P:
## neuron_intra_Nbits
module neuron_intra_Nbits #(
    parameter N = 16,
    parameter N_INPUTS = 16,
    parameter LOG_N_INPUTS = 4  
) (
    input  wire                         clk,
    input  wire                         rst,
    input  wire                         en,
    input  wire signed [N*N_INPUTS-1:0] W,     
    input  wire signed [N*N_INPUTS-1:0] X_N,   
    output reg signed [         N-1:0] Out
);
export LEC_CHECK = 0
export ABC_AREA = 1
export CAP_MARGIN = 20
export CELL_PAD_IN_SITES_DETAIL_PLACEMENT = 0
export CELL_PAD_IN_SITES_GLOBAL_PLACEMENT = 1
export CORE_MARGIN = 2
export CORE_UTILIZATION = 58
export GPL_ROUTABILITY_DRIVEN = 1
export MAX_ROUTING_LAYER = met5
export SETUP_SLACK_MARGIN = 1.73
export SLEW_MARGIN = 20
create_clock -name core_clock -period 15.5 [get_ports {clk}]
run.sh (not shown) runs the stock make flow with config.mk's settings and CLKGATE_MAP_FILE=.
Setup changes, P to Q
==> flow/config.mk <==
export PLATFORM = sky130hd
export DESIGN_NAME = neuron_intra_Nbits
export DESIGN_NICKNAME = neuron_intra_Nbits
export VERILOG_FILES = /design/flow/design.v
export SDC_FILE = /design/flow/constraint.sdc
export NUM_CORES = 4
export LEC_CHECK = 0
export CAP_MARGIN = 20
export CORE_MARGIN = 2
export CORE_UTILIZATION = 58
export SETUP_SLACK_MARGIN = 2.58
export SLEW_MARGIN = 20
==> flow/constraint.sdc <==
create_clock -name core_clock -period 9.4 [get_ports {clk}]
set_input_delay 1.8800 -clock core_clock [delete_from_list [all_inputs] [get_ports {clk}]]
set_output_delay 1.8800 -clock core_clock [all_outputs]
set_load 0.01 [all_outputs]
--- outcome ---
Q finished all stages; however, its layout fails the closing checks, the failures being negative setup slack. [compare] base=P new=Q: global-route met3 utilization down 0.83 points, relative area of clock buffers and inverters in the final design held steady. Re synthesized area: Q is 2.8% down on P. In the reports for Q and P, the smaller total cell area at the placement stage belongs to P. From P to Q the numbers moved as follows: worst setup slack shows a reduction of 4240 ps, total routed wirelength has increased, share of the cycle needed by the critical path after routing increased 38 points. Summary — logic depth of the worst path, buffers included, Q relative to P: higher, by 1. Q vs. P: number of standard cells after synthesis shows a reduction of 14%, worst hold slack shows a reduction of 3.8 ps.
Edits applied to the flow inputs when going from Q to R:
--- a/flow/config.mk
+++ b/flow/config.mk
@@ -9,4 +9,4 @@
 export CORE_MARGIN = 2
-export CORE_UTILIZATION = 58
-export SETUP_SLACK_MARGIN = 2.58
+export CORE_UTILIZATION = 70
+export MAX_ROUTING_LAYER = met4
 export SLEW_MARGIN = 20
==> flow/constraint.sdc <==
create_clock -name core_clock -period 11.1 [get_ports {clk}]
set_input_delay 2.2200 -clock core_clock [delete_from_list [all_inputs] [get_ports {clk}]]
set_output_delay 2.2200 -clock core_clock [all_outputs]
set_load 0.01 [all_outputs]
### Flow results
To summarise R: no stage aborted, but the layout did not pass its checks, failing on negative setup slack. Side by side, largest clock skew in the final design turned out higher in R than in Q. Diff Q -> R: global placer's final weighted congestion went up by 0.062.

neuron_intra_Nbits again, from the RTL that the note above started with.
## neuron_intra_Nbits
module neuron_intra_Nbits #(
    parameter N = 16,
    parameter N_INPUTS = 16,
    parameter LOG_N_INPUTS = 4  
) (
    input  wire                         clk,
    input  wire                         rst,
    input  wire                         en,
    input  wire signed [N*N_INPUTS-1:0] W,     
    input  wire signed [N*N_INPUTS-1:0] X_N,   
    output reg signed [         N-1:0] Out
);
Settings: LEC_CHECK=0, CAP_MARGIN=20, CELL_PAD_IN_SITES_DETAIL_PLACEMENT=0, CELL_PAD_IN_SITES_GLOBAL_PLACEMENT=1, CORE_MARGIN=2, CORE_UTILIZATION=51, CTS_CLUSTER_DIAMETER=62, CTS_CLUSTER_SIZE=10, GPL_ROUTABILITY_DRIVEN=1, MAX_ROUTING_LAYER=met5, PLACE_DENSITY_LB_ADDON=0.1, SETUP_SLACK_MARGIN=5.0, SLEW_MARGIN=20, TNS_END_PERCENT=5; clock period 22.5 ns.
The first run completed without violations.
Next try:
- CORE_ASPECT_RATIO: not set -> 0.5
- CORE_UTILIZATION: 51 -> 34
- CTS_CLUSTER_DIAMETER: 62 -> not set
- CTS_CLUSTER_SIZE: 10 -> 11
- PLACE_DENSITY_LB_ADDON: 0.1 -> not set
- SETUP_SLACK_MARGIN: 5.0 -> not set
After rerunning: Utilization is lower by 17 points. Routed wire length went up by a few percent. Final area rose slightly. Via count goes down slightly.
Next try:
- CELL_PAD_IN_SITES_DETAIL_PLACEMENT: 0 -> not set
- CELL_PAD_IN_SITES_GLOBAL_PLACEMENT: 1 -> not set
- CORE_ASPECT_RATIO: 0.5 -> not set
- CORE_UTILIZATION: 34 -> 70
- CTS_CLUSTER_SIZE: 11 -> not set
- GPL_ROUTABILITY_DRIVEN: 1 -> not set
- MAX_ROUTING_LAYER: met5 -> not set
- TNS_END_PERCENT: 5 -> not set
- clock period: 22.5 -> 13.3 ns (I/O delays scaled with it)
After rerunning: The changed run completed with no timing, DRC or antenna violations. Non-clock buffer count went up by 856. Synthesized cell count stays the same. Routed wire length went down by 11%. Worst hold slack gets worse by 0.0042 ns.
Next try:
- CORE_UTILIZATION: 70 -> 40
- MAX_ROUTING_LAYER: not set -> met4
- SETUP_SLACK_MARGIN: not set -> 3.17
- clock period: 13.3 -> 13.5 ns (I/O delays scaled with it)
Effect:
- final area grows by 4.6%
- global-route usage shrinks by 18 points
- utilization shrinks by 31 points
- hold slack is better by 0.0038 ns
- worst setup slack is better by 0.80 ns
- via count shrinks by 1.9%
- final cell count grows by 13%
- first-iteration DRC count shrinks by 22%
Next try:
- CAP_MARGIN: 20 -> 10
- CORE_MARGIN: 2 -> 10
- CORE_UTILIZATION: 40 -> 22
- CTS_CLUSTER_DIAMETER: not set -> 332
- CTS_CLUSTER_SIZE: not set -> 71
- GPL_ROUTABILITY_DRIVEN: not set -> 0
- SLEW_MARGIN: 20 -> 35
After rerunning:
- register-to-register slack got worse by 0.37 ns
- via count goes up by about 1.6%
- die area is higher by about 90%
Next try:
- CAP_MARGIN: 10 -> 35
- CORE_ASPECT_RATIO: not set -> 1.16
- CORE_MARGIN: 10 -> 2
- CORE_UTILIZATION: 22 -> 49
- CTS_CLUSTER_DIAMETER: 332 -> 95
- CTS_CLUSTER_SIZE: 71 -> 12
- GPL_ROUTABILITY_DRIVEN: 0 -> not set
- MAX_ROUTING_LAYER: met4 -> not set
- PLACE_DENSITY: not set -> 0.83
- SETUP_SLACK_MARGIN: 3.17 -> -0.96
- SLEW_MARGIN: 35 -> 10
- TNS_END_PERCENT: not set -> 15
Outcome: The changed run completed and failed the layout checks on setup timing; synthesized area does not change; setup slack got worse by 0.97 ns; wire length decreases by about a fifth; cell count decreases by about a fifth; utilization increases by 28 points.

neuron_intra_Nbits again, from the RTL that the note above started with.
Settings: LEC_CHECK=0, CAP_MARGIN=15, CORE_MARGIN=2, CORE_UTILIZATION=72, CTS_CLUSTER_SIZE=60, HOLD_SLACK_MARGIN=0.27, PLACE_DENSITY=0.65, SETUP_SLACK_MARGIN=-0.64, SLEW_MARGIN=20; clock period 9.01 ns.
The starting point produced a layout that fails on setup timing.
Rerun with:
CAP_MARGIN = 20   (was 15)
CORE_UTILIZATION = 57   (was 72)
CTS_CLUSTER_SIZE = unset   (was 60)
HOLD_SLACK_MARGIN = unset   (was 0.27)
PLACE_DENSITY = unset   (was 0.65)
SETUP_SLACK_MARGIN = unset   (was -0.64)
clock period = 11.0 ns   (was 9.01 ns; I/O delays follow)
After rerunning: The new run finished with setup timing left; via count went down by a few percent; global-route usage went down by 11 points; first-iteration DRC count went down by a quarter to a third; worst setup slack improved by 1.7 ns.
Rerun with:
SETUP_SLACK_MARGIN = 2.89   (was unset)
The changed run finished with setup timing left.
Critical path depth is lower by 2.
Area after synthesis does not change.
Setup slack is worse by 0.16 ns.
Die area is unchanged.
Wire length stays flat.
Register-to-register slack is better by 0.10 ns.
Hold slack is about the same.
Non-clock buffer count is lower by 168.
Rerun with:
CAP_MARGIN = 5   (was 20)
CORE_UTILIZATION = 72   (was 57)
SETUP_SLACK_MARGIN = 2.72   (was 2.89)
clock period = 9.4 ns   (was 11.0 ns; I/O delays follow)
Outcome:
- The changed run produced a layout that fails on setup timing
- worst setup slack is worse by 2.7 ns
- final cell count decreases by 3.9%
- via count rises by 12%
- clock-buffer cell count increases by 1
- die area drops by 21%
Rerun with:
ABC_AREA = 0   (was unset)
CAP_MARGIN = 10   (was 5)
SETUP_SLACK_MARGIN = -0.72   (was 2.72)
TNS_END_PERCENT = 10   (was unset)
clock period = 7.55 ns   (was 9.4 ns; I/O delays follow)
Effect: The changed run completed and failed the layout checks on setup timing. Final area is lower by 3.2%. Routed wire length falls by 11%. Global-route usage goes down by 2.4 points. Count of clock-buffer cells in the layout is lower by 1. Clock skew climbs by 0.014 ns. Worst setup slack is worse by 0.27 ns. Non-clock buffer count shrinks by 291. First-iteration DRC count came out lower by 24%.

beta:
Starting RTL as in the previous note.
## neuron_intra_Nbits
module neuron_intra_Nbits #(
    parameter N = 16,
    parameter N_INPUTS = 16,
    parameter LOG_N_INPUTS = 4  
) (
    input  wire                         clk,
    input  wire                         rst,
    input  wire                         en,
    input  wire signed [N*N_INPUTS-1:0] W,     
    input  wire signed [N*N_INPUTS-1:0] X_N,   
    output reg signed [         N-1:0] Out
);
Settings: LEC_CHECK=0, ABC_AREA=1, CAP_MARGIN=20, CORE_ASPECT_RATIO=0.7, CORE_MARGIN=2, CORE_UTILIZATION=72, CTS_CLUSTER_DIAMETER=199, CTS_CLUSTER_SIZE=95, SLEW_MARGIN=20, TNS_END_PERCENT=15; clock period 8.84 ns.
The flow for beta finished, though final verification flagged negative setup slack.
Inputs modified between beta and alpha:
Settings: a deleted CTS_CLUSTER_DIAMETER that had been 199; a deleted TNS_END_PERCENT that had been 15; an added SETUP_SLACK_MARGIN of -0.05; a deleted CTS_CLUSTER_SIZE that had been 95; a change of CAP_MARGIN from 20 to 40; a deleted CORE_ASPECT_RATIO that had been 0.7; a deleted ABC_AREA that had been 1; a change of the clock period (ns, I/O delays scaled along) from 8.84 to 9.16.
### Flow results
- Number of nets at floorplan (alpha vs. beta) decreases by more than 10%
- Relative to beta, worst slack after detailed placement has gone up in alpha.
- What ended alpha was a tool error in global routing (5_1_grt); the run never finished.
- alpha ended up with a higher post-synthesis mux area share than beta did.

neuron_intra_Nbits again, from the RTL that the note above started with.
clock: 9.61 ns
lec_check: 0
cap_margin: 15
cell_pad_in_sites_detail_placement: 0
cell_pad_in_sites_global_placement: 0
core_margin: 2
core_utilization: 72
gpl_routability_driven: 1
max_routing_layer: met5
setup_slack_margin: -0.58
slew_margin: 20
The baseline ran to the end with violations: setup timing.
Change:
==> flow/config.mk (replaced) <==
export PLATFORM = sky130hd
export DESIGN_NAME = neuron_intra_Nbits
export DESIGN_NICKNAME = neuron_intra_Nbits
export VERILOG_FILES = /design/flow/design.v
export SDC_FILE = /design/flow/constraint.sdc
export NUM_CORES = 4
export LEC_CHECK = 0
export ABC_AREA = 1
export CAP_MARGIN = 20
export CELL_PAD_IN_SITES_DETAIL_PLACEMENT = 0
export CELL_PAD_IN_SITES_GLOBAL_PLACEMENT = 1
export CORE_MARGIN = 2
export CORE_UTILIZATION = 64
export GPL_ROUTABILITY_DRIVEN = 1
export MAX_ROUTING_LAYER = met5
export SETUP_SLACK_MARGIN = 0.41
export SLEW_MARGIN = 20
==> flow/constraint.sdc (replaced) <==
create_clock -name core_clock -period 10.7 [get_ports {clk}]
set_input_delay 2.1400 -clock core_clock [delete_from_list [all_inputs] [get_ports {clk}]]
set_output_delay 2.1400 -clock core_clock [all_outputs]
set_load 0.01 [all_outputs]
The changed run finished but failed the layout checks on setup timing.
Utilization shrinks by 5.2 points.
Design area grows by 8.5%.
Via count grows by 5.4%.
Worst hold slack is worse by 0.015 ns.
Worst setup slack is better by 1.6 ns.
Wire length grows by 1.8%.
Synthesized area grows by 2.9%.
Synthesized cell count grows by 16%.

The RTL this note starts from:
==> flow/design.v <==
module neuron_intra_Nbits #(
    parameter N = 16,
    parameter N_INPUTS = 16,
    parameter LOG_N_INPUTS = 4  
) (
    input  wire                         clk,
    input  wire                         rst,
    input  wire                         en,
    input  wire signed [N*N_INPUTS-1:0] W,     
    input  wire signed [N*N_INPUTS-1:0] X_N,   
    output reg signed [         N-1:0] Out
);
  wire signed [2*N*N_INPUTS-1:0] prod;
  wire signed [         N-1:0] act_out;
  genvar i;
  generate
    for (i = 0; i < N_INPUTS; i = i + 1) begin : mults
      wire signed [N-1:0] Wi;
      wire signed [N-1:0] Xi;
      assign Wi = W[i*N+:N];
      assign Xi = X_N[i*N+:N];
      assign prod[i*2*N+:2*N] = Wi * Xi;
    end
  endgenerate
  genvar j, k;
  generate
    for (j = 0; j < LOG_N_INPUTS; j = j + 1) begin : ADDER_TREE
      wire signed [2*N*(N_INPUTS >> (j+1))-1:0] sum_stage;
      if(j == 0) begin
        for (k = 0; k < (N_INPUTS >> (j+1)); k = k + 1) begin : STAGE0
          assign sum_stage[2*k*N+:2*N] = prod[2*k*2*N+:2*N] + prod[(2*k+1)*2*N+:2*N];
        end
      end else begin
        for (k = 0; k < (N_INPUTS >> (j+1)); k = k + 1) begin : STAGEJ
          assign sum_stage[2*k*N+:2*N] = ADDER_TREE[j-1].sum_stage[2*k*2*N+:2*N] + ADDER_TREE[j-1].sum_stage[(2*k+1)*2*N+:2*N];
        end
      end
    end
    wire signed [2*N-1:0] sum_all;
    assign sum_all = ADDER_TREE[LOG_N_INPUTS-1].sum_stage;
  endgenerate
  reg signed [2*N-1:0] acc;
  always @(posedge clk or posedge rst) begin
    if (rst) begin
		acc <= 0;
		Out <= 0;
	 end
    else if (en) begin
		acc <= sum_all;
		Out <= act_out;
	 end
  end
  localparam signed [N-1:0] MAX_VAL = {1'b0, {(N-1){1'b1}}};  
  assign act_out = (acc < 0) ? 0 : (acc > MAX_VAL) ? MAX_VAL : acc;
endmodule
clock: 10.2 ns
lec_check: 0
cap_margin: 20
core_margin: 2
core_utilization: 72
cts_cluster_size: 60
hold_slack_margin: 0.27
place_density_lb_addon: 0.24
setup_slack_margin: -0.64
slew_margin: 20
The baseline completed and failed the layout checks on negative setup slack.
Edit:
--- a/flow/config.mk
+++ b/flow/config.mk
@@ -8,8 +8,5 @@
 export CAP_MARGIN = 20
 export CORE_MARGIN = 2
-export CORE_UTILIZATION = 72
-export CTS_CLUSTER_SIZE = 60
-export HOLD_SLACK_MARGIN = 0.27
-export PLACE_DENSITY_LB_ADDON = 0.24
-export SETUP_SLACK_MARGIN = -0.64
+export CORE_UTILIZATION = 60
+export SETUP_SLACK_MARGIN = 1.42
 export SLEW_MARGIN = 20
==> flow/constraint.sdc (replaced) <==
create_clock -name core_clock -period 11.7 [get_ports {clk}]
set_input_delay 2.3400 -clock core_clock [delete_from_list [all_inputs] [get_ports {clk}]]
set_output_delay 2.3400 -clock core_clock [all_outputs]
set_load 0.01 [all_outputs]
The new run ran to the end with violations: negative setup slack.
Utilization goes down by 11 points.
Routed wire length hardly moves.
Cell area goes up by about 4%.
Count of clock-buffer cells in the layout stays the same.
Hold slack gains 0.0078 ns.
Edit:
--- a/flow/config.mk
+++ b/flow/config.mk
@@ -8,5 +8,6 @@
 export CAP_MARGIN = 20
 export CORE_MARGIN = 2
-export CORE_UTILIZATION = 60
-export SETUP_SLACK_MARGIN = 1.42
+export CORE_UTILIZATION = 71
+export PLACE_DENSITY_LB_ADDON = 0.24
+export SETUP_SLACK_MARGIN = -0.64
 export SLEW_MARGIN = 20
==> flow/constraint.sdc (replaced) <==
create_clock -name core_clock -period 10.2 [get_ports {clk}]
set_input_delay 2.0400 -clock core_clock [delete_from_list [all_inputs] [get_ports {clk}]]
set_output_delay 2.0400 -clock core_clock [all_outputs]
set_load 0.01 [all_outputs]
=>
- The changed run reached the layout checks and failed them: negative setup slack
- global-route usage goes up by 7.7 points
- worst hold slack barely changes
- cell area fell by 2.9%
Edit:
--- a/flow/config.mk
+++ b/flow/config.mk
@@ -8,6 +8,5 @@
 export CAP_MARGIN = 20
 export CORE_MARGIN = 2
-export CORE_UTILIZATION = 71
-export PLACE_DENSITY_LB_ADDON = 0.24
-export SETUP_SLACK_MARGIN = -0.64
+export CORE_UTILIZATION = 52
+export CTS_CLUSTER_SIZE = 95
 export SLEW_MARGIN = 20
==> flow/constraint.sdc (replaced) <==
create_clock -name core_clock -period 8.84 [get_ports {clk}]
set_input_delay 1.7680 -clock core_clock [delete_from_list [all_inputs] [get_ports {clk}]]
set_output_delay 1.7680 -clock core_clock [all_outputs]
set_load 0.01 [all_outputs]
After rerunning: The new run produced a layout that fails on negative setup slack; global-route usage goes down by 12 points; setup slack gets worse by 0.86 ns; synthesized cell count stays the same; design area goes up by 5.6%; area after synthesis is unchanged; routed wire length goes up by 3.1%; core utilization goes down by 19 points; final cell count goes up by 7.9%; first-iteration DRC count goes down by 26%.
